Setup of run 1:
==> flow/design.v <==
module divider (
    input div_clk, reset,
    input div,
    input div_signed,
    input [31:0] x, y,
    input use_mod,
    output [31:0] div_result,
    output div_ok
);
    wire [31:0] s;
    wire [31:0] r;
    wire complete;
    wire div0_err;
    assign div_result = use_mod ? r : s;
    assign div_ok = complete || !div;
    srt_divider my_srt(
        .srt_clk(div_clk),
        .reset(reset),
        .div(div),
        .div_signed(div_signed),
        .dividend(x), .divisor(y), .Q(s), .rem(r),
        .complete(complete),
        .div_zero_err(div0_err)
    );
endmodule
module srt_divider (
    input srt_clk,
    input div,
    input reset,
    input div_signed,
    input [31:0] dividend,
    input [31:0] divisor,
    output reg complete,
    output reg div_zero_err,
    output reg [31:0] Q,
    output reg [31:0] rem
);
    reg [1:0] status;
    localparam WAITING   = 2'b00;
    localparam NORMALIZE = 2'b01;
    localparam DIVIDING  = 2'b10;
    localparam FINISHED  = 2'b11;
    reg [32:0] S; 
    reg [32:0] D, mD;
    wire [32:0] SpD  = S + D;
    wire [32:0] SpmD = S + mD;
    reg [5:0] counter, rounds, shifter;
    wire Q_is_neg, S_is_neg, D_is_neg, R_is_neg;
    assign Q_is_neg = div_signed & (dividend[31] ^ divisor[31]);
    assign S_is_neg = div_signed & dividend[31];
    assign D_is_neg = div_signed & divisor[31];
    assign R_is_neg = S_is_neg;
    reg q_sign, rem_sign;
    wire [5:0] s_zero, s_one, d_zero;
    wire [5:0] delta_zero = d_zero - s_zero;
    leading0_detector div_s0(
        .data(S[31:0]),
        .zero_count(s_zero)
    );
    leading0_detector norm_d(
        .data({D[31] | D[32], D[30:0]}),
        .zero_count(d_zero)
    );
    wire [31:0] ulp = {31'd0, S[32]};
    reg [31:0] posQ, negQ;  
    always @(posedge srt_clk) begin
        if(reset | complete) begin
            complete <= 1'b0;
            status <= WAITING;
            S  <= 33'd0;
            D  <= 33'd0;
            mD <= 33'd0;
            q_sign  <= 1'b0;
            rem_sign<= 1'b0;
            counter <= 6'd0;
            rounds  <= 6'd0;
            div_zero_err <= 1'b0;
            posQ <= 32'd0;
            negQ <= 32'd0;
        end else if(div) begin
            case(status)
                WAITING: begin 
                    status <= NORMALIZE;
                    S <= S_is_neg ? {1'b0, -dividend} : {1'b0, dividend};
                    D <= D_is_neg ? {1'b0, -divisor } : {1'b0,  divisor};
                    q_sign   <= Q_is_neg;
                    rem_sign <= R_is_neg;
                    complete <= 1'b0;
                    posQ <= 32'd0;
                    negQ <= 32'd0;
                    counter <= 6'd0;
                    rounds  <= 6'd0;
                    div_zero_err <= 1'b0;
                end
                NORMALIZE: begin
                    if(d_zero == 6'd32) begin: divide_zero_error
                        div_zero_err <= 1'b1;
                        complete <= 1'b1;
                        status <= WAITING;
                    end else if (delta_zero[5]) begin
                        complete <= 1'b1;
                        status <= WAITING;
                        rem <= dividend;
                        Q <= 32'd0;
                    end begin
                        S  <=  S   << s_zero;
                        D  <=  D   << d_zero;
                        mD <= (-D) << d_zero;
                        posQ    <= 32'd0;
                        negQ    <= 32'd0;
                        shifter <= s_zero;
                        counter <= 6'd0;
                        rounds  <= delta_zero;
                        status  <= DIVIDING;
                    end
                end
                DIVIDING: begin
                    if(counter == rounds) begin
                        case(S[32:31])
                            2'b11: begin
                                posQ <= {posQ[30:0], 1'b0};
                                negQ <= {negQ[30:0], 1'b0};
                            end
                            2'b00: begin
                                posQ <= {posQ[30:0], 1'b0};
                                negQ <= {negQ[30:0], 1'b0};
                            end
                            2'b01: begin: q_1_last
                                S    <= SpmD;
                                posQ <= {posQ[30:0], 1'b1};
                                negQ <= {negQ[30:0], 1'b0};
                            end
                            2'b10: begin: q_m1_last
                                S    <= SpD;
                                posQ <= {posQ[30:0], 1'b0};
                                negQ <= {negQ[30:0], 1'b1};
                            end
                        endcase
                        status <= FINISHED;
                    end else begin
                        counter <= counter + 6'd1;
                        case(S[32:31])
                            2'b11: begin
                                S    <= {S[31:0],    1'b0};
                                posQ <= {posQ[30:0], 1'b0};
                                negQ <= {negQ[30:0], 1'b0};
                            end
                            2'b00: begin
                                S    <= {S[31:0],    1'b0};
                                posQ <= {posQ[30:0], 1'b0};
                                negQ <= {negQ[30:0], 1'b0};
                            end
                            2'b01: begin: q_1
                                S    <= {SpmD[31:0], 1'b0};
                                posQ <= {posQ[30:0], 1'b1};
                                negQ <= {negQ[30:0], 1'b0};
                            end
                            2'b10: begin: q_m1
                                S    <= {SpD[31:0] , 1'b0};
                                posQ <= {posQ[30:0], 1'b0};
                                negQ <= {negQ[30
                                :0], 1'b1};
                            end
                        endcase
                    end
                end
                FINISHED: begin
                    complete <= 1'b1;
                    rem <= rem_sign ? -((S[32] ? (S+D) : S) >> (rounds + shifter)) : ((S[32] ? (S+D) : S) >> (rounds + shifter));
                    Q <= q_sign ? (negQ - posQ + ulp) : (posQ - negQ - ulp);
                    S <= {1'b0, dividend};
                    D <= {1'b0, divisor };
                    mD <= 33'd0;
                    status <= WAITING;
                end
            endcase
        end
    end
endmodule
module leading0_detector(
    input [31:0] data,
    output reg [5:0] zero_count
);
    wire [31:0] x;
    assign x = data;
    always @* begin
    case(x[31:16])
        16'd0: begin  
            case(x[15:8]) 
                8'd0: begin  
                    case(x[7:4])
                        4'd0: begin  
                            case(x[3:2])
                            2'b00: begin  
                                if(x[1] == 1'b1) zero_count = 6'd30;
                                else if(x[0] == 1'b1) zero_count = 6'd31;
                                else zero_count = 6'd32;
                            end
                            default: begin  
                                if(x[3] == 1'b1) zero_count = 6'd28;
                                else zero_count = 6'd29;
                            end
                            endcase
                        end
                        default: begin  
                            case(x[7:6])
                            2'b00: begin  
                                if(x[5] == 1'b1) zero_count = 6'd26;
                                else zero_count = 6'd27;
                            end
                            default:begin  
                                if(x[7] == 1'b1) zero_count = 6'd24;
                                else zero_count = 6'd25;
                            end
                            endcase
                        end
                    endcase
                end
                default: begin  
                    case(x[15:12])
                        4'd0: begin  
                            case(x[11:10])
                            2'b00: begin  
                                if(x[9] == 1'b1) zero_count = 6'd22;
                                else zero_count = 6'd23;
                            end
                            default:begin  
                                if(x[11] == 1'b1) zero_count = 6'd20;
                                else zero_count = 6'd21;
                            end
                            endcase
                        end
                        default: begin 
                            case(x[15:14])
                            2'b00: begin  
                                if(x[13] == 1'b1) zero_count = 6'd18;
                                else zero_count = 6'd19;
                            end
                            default:begin  
                                if(x[15] == 1'b1) zero_count = 6'd16;
                                else zero_count = 6'd17;
                            end
                            endcase
                        end
                    endcase
                end
            endcase
        end
        default: begin  
            case(x[31:24])
                8'd0: begin  
                    case(x[23:20])
                        4'd0: begin  
                            case(x[19:18])
                            2'b00: begin  
                                if(x[17] == 1'b1) zero_count = 6'd14;
                                else zero_count = 6'd15;
                            end
                            default: begin  
                                if(x[19] == 1'b1) zero_count = 6'd12;
                                else zero_count = 6'd13;
                            end
                            endcase
                        end
                        default: begin 
                            case(x[23:22])
                            2'b00: begin  
                                if(x[21] == 1'b1) zero_count = 6'd10;
                                else zero_count = 6'd11;
                            end
                            default:begin  
                                if(x[23] == 1'b1) zero_count = 6'd8;
                                else zero_count = 6'd9;
                            end
                            endcase
                        end
                    endcase
                end
                default: begin  
                    case(x[31:28])
                        4'd0: begin 
                            case(x[27:26])
                            2'b00: begin  
                                if(x[25] == 1'b1) zero_count = 6'd6;
                                else zero_count = 6'd7;
                            end
                            default:begin  
                                if(x[27] == 1'b1) zero_count = 6'd4;
                                else zero_count = 6'd5;
                            end
                            endcase
                        end
                        default: begin 
                            case(x[31:30])
                            2'b00: begin  
                                if(x[29] == 1'b1) zero_count = 6'd2;
                                else zero_count = 6'd3;
                            end
                            default:begin  
                                if(x[31] == 1'b1) zero_count = 6'd0;
                                else zero_count = 6'd1;
                            end
                            endcase
                        end
                    endcase
                end
            endcase
        end
    endcase
    end
endmodule
==> flow/config.mk <==
export PLATFORM = sky130hd
export DESIGN_NAME = divider
export DESIGN_NICKNAME = divider
export VERILOG_FILES = /design/flow/design.v
export SDC_FILE = /design/flow/constraint.sdc
export NUM_CORES = 4
export LEC_CHECK = 0
export ABC_AREA = 1
export CAP_MARGIN = 0
export CORE_MARGIN = 2
export CORE_UTILIZATION = 72
export CTS_CLUSTER_DIAMETER = 387
export CTS_CLUSTER_SIZE = 12
export HOLD_SLACK_MARGIN = 0.3
export PLACE_DENSITY = 0.42
export SETUP_SLACK_MARGIN = 0.87
export SLEW_MARGIN = 20
export TNS_END_PERCENT = 10
==> flow/constraint.sdc <==
create_clock -name core_clock -period 3.59 [get_ports {div_clk}]
set_input_delay 0.7180 -clock core_clock [delete_from_list [all_inputs] [get_ports {div_clk}]]
set_output_delay 0.7180 -clock core_clock [all_outputs]
set_load 0.01 [all_outputs]
run.sh (not shown) runs the stock make flow with config.mk's settings and CLKGATE_MAP_FILE=.
FAIL run 1 @ 5_1_grt: tool exited with error
The following lists how run 2 was set up differently from run 1:
- changing CTS_CLUSTER_DIAMETER from 387 to 249
- changing SETUP_SLACK_MARGIN from 0.87 to -0.31
- changing CAP_MARGIN from 0 to 20
- removing PLACE_DENSITY (formerly 0.42)
- removing TNS_END_PERCENT (formerly 10)
- removing HOLD_SLACK_MARGIN (formerly 0.3)
- removing ABC_AREA (formerly 1)
- changing CTS_CLUSTER_SIZE from 12 to 40
- changing CORE_UTILIZATION from 72 to 66
- changing the clock period (ns, I/O delays scaled along) from 3.59 to 3.97
### Flow results
Of run 1 and run 2, not a single run came through the flow clean. Run 2 | ERROR | 5_1_grt. Run 1 never completed; the flow aborted with a tool error in 5_1_grt. In the reports for run 2 and run 1, the smaller worst slack at placement belongs to run 2. Diff run 2 and run 1: synthesized netlist cell count lower in run 2. [compare] base=run 1 new=run 2: area after synthesis lost 2.2%, half-perimeter wire length of the detailed placement result moved down. On run 2: share of synthesized cell area in full adder, half adder and majority cells is 0.17 points higher than what run 1 gave. Of run 2 and run 1, the higher xor-xnor portion of the synthesized cell area belongs to run 2. Compared with run 1, run 2 shows tally of unique sky130hd cells used after synthesis that has gone up by more than a quarter.
Edits applied to the flow inputs when going from run 2 to run 3:
- changing CORE_UTILIZATION from 66 to 65
- removing CTS_CLUSTER_DIAMETER (formerly 249)
- removing SETUP_SLACK_MARGIN (formerly -0.31)
- removing CTS_CLUSTER_SIZE (formerly 40)
- setting MAX_ROUTING_LAYER to met4 for the first time
- changing the clock period (ns, I/O delays scaled along) from 3.97 to 5.39
## What came out
As far as number of enable flip-flop cells goes, run 2 and run 3 are indistinguishable; the numbers are identical. Run 3 vs run 2: post-detailed-placement cell area down by more than 10%. Although run 3 finished all stages, its layout failed final checks on setup timing. Taking run 2 as the reference, in run 3 HPWL after detailed placement flat, area of the core went up 1.9%, number of buffers inserted by post-CTS setup repair decreased 36, post-synthesis instance total shows no meaningful change.
#### Input delta (run 4 over run 3)
- changing CORE_UTILIZATION from 65 to 68
- removing MAX_ROUTING_LAYER (formerly met4)
- setting CTS_CLUSTER_SIZE to 32 for the first time
- setting SETUP_SLACK_MARGIN to -0.36 for the first time
- changing the clock period (ns, I/O delays scaled along) from 5.39 to 5.46
Findings:
No crash in run 4: every stage finished, but the layout fails its final checks due to setup timing.
Sort run 4 and run 3 by peak fanout along the critical path, descending, and run 4 comes first.
Diff run 3 -> run 4: final worst setup slack went down 0.028 ns; wire length decreased 6000 um; cell leakage power now smaller; die area -about 4.3%; met2 wirelength from detailed routing shows a reduction of about 4%.
Run 4 reports a higher fraction of the core area occupied by cells at floorplan than run 3 does.
Between run 3 and run 4, the flow reports met3 wirelength from detailed routing increasing slightly.
Power figures rest on the tool's default switching activity, not on a simulated workload.
